==> inputs of 05-06 <==
==> flow/design.v (excerpt) <==
module life16(
    input clk,
    input load,
    input [255:0] data,
    output reg [255:0] q);
reg [3:0] sum;    
always @(posedge clk) begin
    if (load) begin q <= data; end
    else begin
        for (integer count = 0 ; count < 256 ; count++) begin
        if (count == 0) begin
            sum = q[1] + q[15] + q[16] + q[17] + q[31] + q[240] + q[241] +  q[255]; 
        end else if (count == 15) begin
            sum = q[14] + q[16] + q[0] + q[31] + q[240] + q[254] + q[30]  + q[255];
        end else if (count == 240) begin
            sum = q[0] + q[1] + q[15] + q[239] + q[241] + q[224] + q[225] + q[255];
        end else if (count == 255) begin
            sum = q[0] + q[14] +  q[15] + q[224] + q[238] + q[240] + q[239] + q[254];
        end else if (count > 0 && count < 15) begin
            sum = q[count -1] + q[count +1] + q[count +16] + q[count +15] + q[count +17] + q[count + 240] + q[count +239] + q[count +241];
        end else if (count % 16 == 0) begin 
            sum = q[count -1] + q[count +1] + q[count +15] + q[count +16] + q[count +17] + q[count -15] + q[count -16] + q[count +31];
        end else if (count % 16 == 15)  begin
  ...
make LEC_CHECK=0 CAP_MARGIN=0 CELL_PAD_IN_SITES_DETAIL_PLACEMENT=1 CORE_MARGIN=6 CORE_UTILIZATION=26 CTS_CLUSTER_DIAMETER=334 GPL_TIMING_DRIVEN=0 MAX_ROUTING_LAYER=met4 MIN_ROUTING_LAYER=met2 SETUP_SLACK_MARGIN=-0.07 SLEW_MARGIN=20 finish   # period 5.0 ns
run.sh (not shown) runs the stock make flow with config.mk's settings and CLKGATE_MAP_FILE=.
==> 06-28 (differences from 05-06) <==
CAP_MARGIN = 20   (was 0)
CELL_PAD_IN_SITES_DETAIL_PLACEMENT = not set   (was 1)
CORE_MARGIN = 2   (was 6)
CORE_UTILIZATION = 70   (was 26)
CTS_CLUSTER_DIAMETER = not set   (was 334)
CTS_CLUSTER_SIZE = 24   (was not set)
GPL_TIMING_DRIVEN = not set   (was 0)
HOLD_SLACK_MARGIN = -0.09   (was not set)
MAX_ROUTING_LAYER = not set   (was met4)
MIN_ROUTING_LAYER = not set   (was met2)
SETUP_SLACK_MARGIN = not set   (was -0.07)
==> flow/constraint.sdc (replaced) <==
create_clock -name core_clock -period 3.85 [get_ports {clk}]
set_input_delay 0.7700 -clock core_clock [delete_from_list [all_inputs] [get_ports {clk}]]
set_output_delay 0.7700 -clock core_clock [all_outputs]
set_load 0.01 [all_outputs]
==> 10-25 (differences from 05-06) <==
CAP_MARGIN = 20   (was 0)
CELL_PAD_IN_SITES_DETAIL_PLACEMENT = not set   (was 1)
CORE_MARGIN = 2   (was 6)
CORE_UTILIZATION = 66   (was 26)
CTS_CLUSTER_DIAMETER = not set   (was 334)
CTS_CLUSTER_SIZE = 98   (was not set)
GPL_TIMING_DRIVEN = not set   (was 0)
MAX_ROUTING_LAYER = not set   (was met4)
MIN_ROUTING_LAYER = not set   (was met2)
PLACE_DENSITY = 0.37   (was not set)
SETUP_SLACK_MARGIN = not set   (was -0.07)
TNS_END_PERCENT = 10   (was not set)
==> flow/constraint.sdc (replaced) <==
create_clock -name core_clock -period 3.05 [get_ports {clk}]
set_input_delay 0.6100 -clock core_clock [delete_from_list [all_inputs] [get_ports {clk}]]
set_output_delay 0.6100 -clock core_clock [all_outputs]
set_load 0.01 [all_outputs]
==> results <==
metric                                                                                  06-28                       10-25        05-06
Result of the run                                                  complete, but fails checks  complete, but fails checks  no timing/DRC/antenna violations
Violated checks                                                                  setup timing                setup timing            -
Metal-1 WL                                                                           59900 um                    63600 um         0 um
Wire length of the first global-routing pass                                        248000 um                   276000 um    326000 um
Number of antenna violations at the first check in global routing                           0                           1            0
Dpl ws                                                                              -0.179 ns                   -0.946 ns     0.386 ns
Post-cts gate resize count                                                                174                         301            0
Placer's final routability congestion estimate                                          0.949                       0.956        0.948
CP Max Fanout                                                                               4                           6            7
RSZ-0062 raised after global routing                                                      yes                         yes           no
Layer carrying the most global-route usage                                               met2                        met2         met3
Height of the die                                                                      288 um                      297 um       479 um
Worst EP arrival                                                                      4.38 ns                     4.52 ns      5.19 ns
Clk_buf instances                                                                          59                          60           62

---

==> run a <==
life16 again, from the RTL that the note above started with.
make LEC_CHECK=0 ABC_AREA=1 CAP_MARGIN=10 CORE_MARGIN=2 CORE_UTILIZATION=72 SETUP_SLACK_MARGIN=-0.24 SLEW_MARGIN=20 TNS_END_PERCENT=5 finish   # period 2.52 ns
==> inputs of run b, as changes to run a <==
Settings changed: ABC_AREA 1 to not set, CAP_MARGIN 10 to 35, CELL_PAD_IN_SITES_GLOBAL_PLACEMENT set to 0, CORE_UTILIZATION 72 to 66, CTS_CLUSTER_SIZE set to 34, GPL_TIMING_DRIVEN set to 1, SETUP_SLACK_MARGIN -0.24 to -0.21, SLEW_MARGIN 20 to 15, TNS_END_PERCENT 5 to not set.
==> flow/constraint.sdc (replaced) <==
create_clock -name core_clock -period 3.53 [get_ports {clk}]
set_input_delay 0.7060 -clock core_clock [delete_from_list [all_inputs] [get_ports {clk}]]
set_output_delay 0.7060 -clock core_clock [all_outputs]
set_load 0.01 [all_outputs]
==> inputs of run c, as changes to run a <==
Settings changed: ABC_AREA 1 to not set, CAP_MARGIN 10 to 30, CELL_PAD_IN_SITES_DETAIL_PLACEMENT set to 1, CELL_PAD_IN_SITES_GLOBAL_PLACEMENT set to 1, CORE_ASPECT_RATIO set to 1.66, CORE_UTILIZATION 72 to 40, HOLD_SLACK_MARGIN set to 0.15, MAX_ROUTING_LAYER set to met4, PLACE_DENSITY_LB_ADDON set to 0.19, SETUP_SLACK_MARGIN -0.24 to 1.16, TNS_END_PERCENT 5 to not set.
==> flow/constraint.sdc (replaced) <==
create_clock -name core_clock -period 5.0 [get_ports {clk}]
set_input_delay 1.0000 -clock core_clock [delete_from_list [all_inputs] [get_ports {clk}]]
set_output_delay 1.0000 -clock core_clock [all_outputs]
set_load 0.01 [all_outputs]
==> comparison <==
Run b finished but failed the layout checks on negative setup slack. Run c completed with no timing, DRC or antenna violations. Run a stopped in global routing (5_1_grt) on GRT-0232.
Register-to-register slack: run b is worse than run c (1.4 ns).
Of run c and run b, run c has the higher final cell count (gap about 6.4%, measured against run b).
In run b the design area is larger than in run c, by 0.85%.
In run c the synthesized cell count is smaller than in run a, by about 20%.
==> figures <==
item	run c	run b	run a
Number of DRC violations after detailed routing	0	0	-
Maximum achievable frequency	241.2 MHz	242.4 MHz	-
Average cell area after synthesis	9.953 µm²	9.953 µm²	8.142 µm²
Worst hold path depth	2	2	-
Post-route cell area	76,230 µm²	76,890 µm²	-
Outcome	finished clean	finished with violations	stopped before the end
Failing step	-	-	global routing (5_1_grt)
Violated checks	-	negative setup slack	-
Non-clock buffers	1,489	1,672	-
Detailed route wirelength on metal3	8.037 mm	14.80 mm	-
Clock network latency to the later pin of the worst-skew pair	0.62 ns	0.61 ns	-

---

==> build 24 <==
==> flow/design.v <==
module life16(
    input clk,
    input load,
    input [255:0] data,
    output reg [255:0] q);
reg [3:0] sum;    
always @(posedge clk) begin
    if (load) begin q <= data; end
    else begin
        for (integer count = 0 ; count < 256 ; count++) begin
        if (count == 0) begin
            sum = q[1] + q[15] + q[16] + q[17] + q[31] + q[240] + q[241] +  q[255]; 
        end else if (count == 15) begin
            sum = q[14] + q[16] + q[0] + q[31] + q[240] + q[254] + q[30]  + q[255];
        end else if (count == 240) begin
            sum = q[0] + q[1] + q[15] + q[239] + q[241] + q[224] + q[225] + q[255];
        end else if (count == 255) begin
            sum = q[0] + q[14] +  q[15] + q[224] + q[238] + q[240] + q[239] + q[254];
        end else if (count > 0 && count < 15) begin
            sum = q[count -1] + q[count +1] + q[count +16] + q[count +15] + q[count +17] + q[count + 240] + q[count +239] + q[count +241];
        end else if (count % 16 == 0) begin 
            sum = q[count -1] + q[count +1] + q[count +15] + q[count +16] + q[count +17] + q[count -15] + q[count -16] + q[count +31];
        end else if (count % 16 == 15)  begin
            sum = q[count -1] + q[count +1] + q[count +15] + q[count -15]  + q[count +16] + q[count -16] + q[count -17]  + q[count -31];
        end else if (count > 240 && count < 255) begin
            sum = q[count -1] + q[count +1] + q[count - 15] + q[count - 16] + q[count - 17] + q[count - 240] + q[count - 241] + q[count - 239];
        end else begin
            sum = q[count -1] + q[count +1] + q[count -15] + q[count -16]  + q[count -17] + q[count +15] + q[count +16] + q[count +17];
        end
        if ((sum == 0 || sum == 1) || (sum >= 4)) begin
         	q[count] <= 0;
    	end else if (sum == 3) begin
         	q[count] <= 1;
    	end
    end
    end
end
endmodule
==> flow/run.sh <==
#!/bin/bash
# the make line also repeats each setting of config.mk as NAME=value (left out here)
make -C /OpenROAD-flow-scripts/flow DESIGN_CONFIG=/design/flow/config.mk WORK_HOME=/design/flow/orfs CLKGATE_MAP_FILE= finish
==> flow/config.mk <==
export PLATFORM = sky130hd
export DESIGN_NAME = life16
export DESIGN_NICKNAME = life16
export VERILOG_FILES = /design/flow/design.v
export SDC_FILE = /design/flow/constraint.sdc
export NUM_CORES = 4
export LEC_CHECK = 0
export CAP_MARGIN = 40
export CELL_PAD_IN_SITES_DETAIL_PLACEMENT = 1
export CELL_PAD_IN_SITES_GLOBAL_PLACEMENT = 1
export CORE_ASPECT_RATIO = 0.57
export CORE_MARGIN = 2
export CORE_UTILIZATION = 26
export GPL_ROUTABILITY_DRIVEN = 0
export MAX_ROUTING_LAYER = met5
export PLACE_DENSITY_LB_ADDON = 0.19
export SETUP_SLACK_MARGIN = 1.4
export SLEW_MARGIN = 40
export TNS_END_PERCENT = 95
==> flow/constraint.sdc <==
create_clock -name core_clock -period 4.84 [get_ports {clk}]
set_input_delay 0.9680 -clock core_clock [delete_from_list [all_inputs] [get_ports {clk}]]
set_output_delay 0.9680 -clock core_clock [all_outputs]
set_load 0.01 [all_outputs]
==> trial 19: changes against build 24 <==
CAP_MARGIN = 20   (was 40)
CELL_PAD_IN_SITES_DETAIL_PLACEMENT = default   (was 1)
CELL_PAD_IN_SITES_GLOBAL_PLACEMENT = 0   (was 1)
CORE_ASPECT_RATIO = 1.7   (was 0.57)
CORE_UTILIZATION = 55   (was 26)
CTS_CLUSTER_SIZE = 34   (was default)
GPL_ROUTABILITY_DRIVEN = default   (was 0)
GPL_TIMING_DRIVEN = 1   (was default)
MAX_ROUTING_LAYER = default   (was met5)
PLACE_DENSITY_LB_ADDON = default   (was 0.19)
SETUP_SLACK_MARGIN = default   (was 1.4)
SLEW_MARGIN = 0   (was 40)
TNS_END_PERCENT = default   (was 95)
==> flow/constraint.sdc (replaced) <==
create_clock -name core_clock -period 3.53 [get_ports {clk}]
set_input_delay 0.7060 -clock core_clock [delete_from_list [all_inputs] [get_ports {clk}]]
set_output_delay 0.7060 -clock core_clock [all_outputs]
set_load 0.01 [all_outputs]
==> build 82: changes against build 24 <==
CELL_PAD_IN_SITES_DETAIL_PLACEMENT = default   (was 1)
CELL_PAD_IN_SITES_GLOBAL_PLACEMENT = default   (was 1)
CORE_ASPECT_RATIO = default   (was 0.57)
CORE_UTILIZATION = 72   (was 26)
CTS_CLUSTER_DIAMETER = 304   (was default)
CTS_CLUSTER_SIZE = 100   (was default)
GPL_ROUTABILITY_DRIVEN = default   (was 0)
MAX_ROUTING_LAYER = default   (was met5)
PLACE_DENSITY = 0.41   (was default)
PLACE_DENSITY_LB_ADDON = default   (was 0.19)
SETUP_SLACK_MARGIN = default   (was 1.4)
SLEW_MARGIN = 20   (was 40)
TNS_END_PERCENT = 10   (was 95)
==> flow/constraint.sdc (replaced) <==
create_clock -name core_clock -period 1.85 [get_ports {clk}]
set_input_delay 0.3700 -clock core_clock [delete_from_list [all_inputs] [get_ports {clk}]]
set_output_delay 0.3700 -clock core_clock [all_outputs]
set_load 0.01 [all_outputs]
==> build 22: changes against build 24 <==
CAP_MARGIN = 15   (was 40)
CELL_PAD_IN_SITES_DETAIL_PLACEMENT = default   (was 1)
CELL_PAD_IN_SITES_GLOBAL_PLACEMENT = default   (was 1)
CORE_ASPECT_RATIO = default   (was 0.57)
CORE_UTILIZATION = 70   (was 26)
CTS_CLUSTER_SIZE = 24   (was default)
GPL_ROUTABILITY_DRIVEN = default   (was 0)
HOLD_SLACK_MARGIN = -0.09   (was default)
MAX_ROUTING_LAYER = default   (was met5)
PLACE_DENSITY_LB_ADDON = default   (was 0.19)
SETUP_SLACK_MARGIN = -0.31   (was 1.4)
SLEW_MARGIN = 20   (was 40)
TNS_END_PERCENT = default   (was 95)
==> flow/constraint.sdc (replaced) <==
create_clock -name core_clock -period 3.85 [get_ports {clk}]
set_input_delay 0.7700 -clock core_clock [delete_from_list [all_inputs] [get_ports {clk}]]
set_output_delay 0.7700 -clock core_clock [all_outputs]
set_load 0.01 [all_outputs]
==> comparison <==
The highest fmax belongs to trial 19, the lowest to build 22. In area after synthesis, trial 19 and build 24 do not differ. Build 24 went through all stages and came out clean. Build 22 reached the layout checks and failed them: negative setup slack. Trial 19 produced a layout that fails on negative setup slack. Build 82 failed in 4_1_cts on DPL-0033. Against build 22, the wire length of build 24 is larger by 40%. Between build 22 and build 24, the lower global-route usage is in build 24 (gap 18 points). Die area: build 24 > trial 19 > build 22 > build 82. Clock skew: trial 19 < build 22 < build 24.
==> figures <==
metric	build 22	build 24	trial 19	build 82
Result of the run	failed layout checks	complete, no violations	failed layout checks	did not finish
Stage where the flow stopped	-	-	-	4_1_cts
Violated checks	negative setup slack	-	negative setup slack	-
WHS Path Cells	2	2	2	-
Worst Clk Skew	0.0218 ns	0.0246 ns	0.0116 ns	-
Comb gates	3,327	3,327	3,327	-
Effective utilization at floorplan	70.5%	26.1%	55.4%	72.9%
CTS root buf	sky130_fd_sc_hd__clkbuf_16	sky130_fd_sc_hd__clkbuf_16	sky130_fd_sc_hd__clkbuf_16	-
Total wire length	154,000 microns	216,000 microns	169,000 microns	-
Worst reg2reg setup slack	-0.21 ns	0.87 ns	-0.40 ns	-
Final Hold Vio Count	0	0	0	-
Met2 usage	64.7%	31.9%	56.4%	-
Met1 routed wirelength after detailed routing	57,600 microns	99,400 microns	64,000 microns	-
Non-clk invs	2,047	2,047	2,047	-
Total cell area at the placement stage	67,000 sq um	67,600 sq um	71,300 sq um	73,100 sq um
Non-clock buffering overhead in the final layout	14.2%	17.4%	19.5%	-

---

==> branch indigo: inputs <==
Starts from the design.v that is shown in full above.
Settings: LEC_CHECK=0, CAP_MARGIN=20, CORE_MARGIN=2, CORE_UTILIZATION=40, SLEW_MARGIN=20; clock period 5.0 ns.
==> branch garnet (differences from branch indigo) <==
Settings changed: CORE_UTILIZATION 40 to 70, CTS_CLUSTER_DIAMETER from default to 28, CTS_CLUSTER_SIZE from default to 36, SETUP_SLACK_MARGIN from default to 1.06.
==> flow/constraint.sdc (replaced) <==
create_clock -name core_clock -period 3.78 [get_ports {clk}]
set_input_delay 0.7560 -clock core_clock [delete_from_list [all_inputs] [get_ports {clk}]]
set_output_delay 0.7560 -clock core_clock [all_outputs]
set_load 0.01 [all_outputs]
==> qor summary <==
Half-perimeter wire length after detailed placement: branch indigo 142100 µm; branch garnet 134400 µm
Instance area after placement: branch indigo 64560 µm²; branch garnet 68040 µm²
GPL Wtd Cong: branch indigo 0.8719; branch garnet 1.002
Number of placed instances with taps included: branch indigo 8161; branch garnet 7646
Y dimension of the die: branch indigo 380.2 µm; branch garnet 288.4 µm
Die Size: branch indigo 144500 µm²; branch garnet 83150 µm²
Result of the run: branch indigo no timing/DRC/antenna violations; branch garnet did not finish
Failing step: branch indigo -; branch garnet global routing (5_1_grt)
Placeable core area: branch indigo 141100 µm²; branch garnet 80290 µm²
Die Wd: branch indigo 380.2 µm; branch garnet 288.4 µm
Worst setup timing slack at the placement stage: branch indigo 0.6960 ns; branch garnet -0.2381 ns
Core utilization before placement: branch indigo 0.4012; branch garnet 0.7050
Floorplan row count: branch indigo 138; branch garnet 104
Buffers inserted during post-CTS setup optimization: branch indigo 0; branch garnet 229
H-tree level count: branch indigo 2; branch garnet 3
Num CTS Buffers: branch indigo 44; branch garnet 119
Cell resize tally after clock tree synthesis: branch indigo 0; branch garnet 190
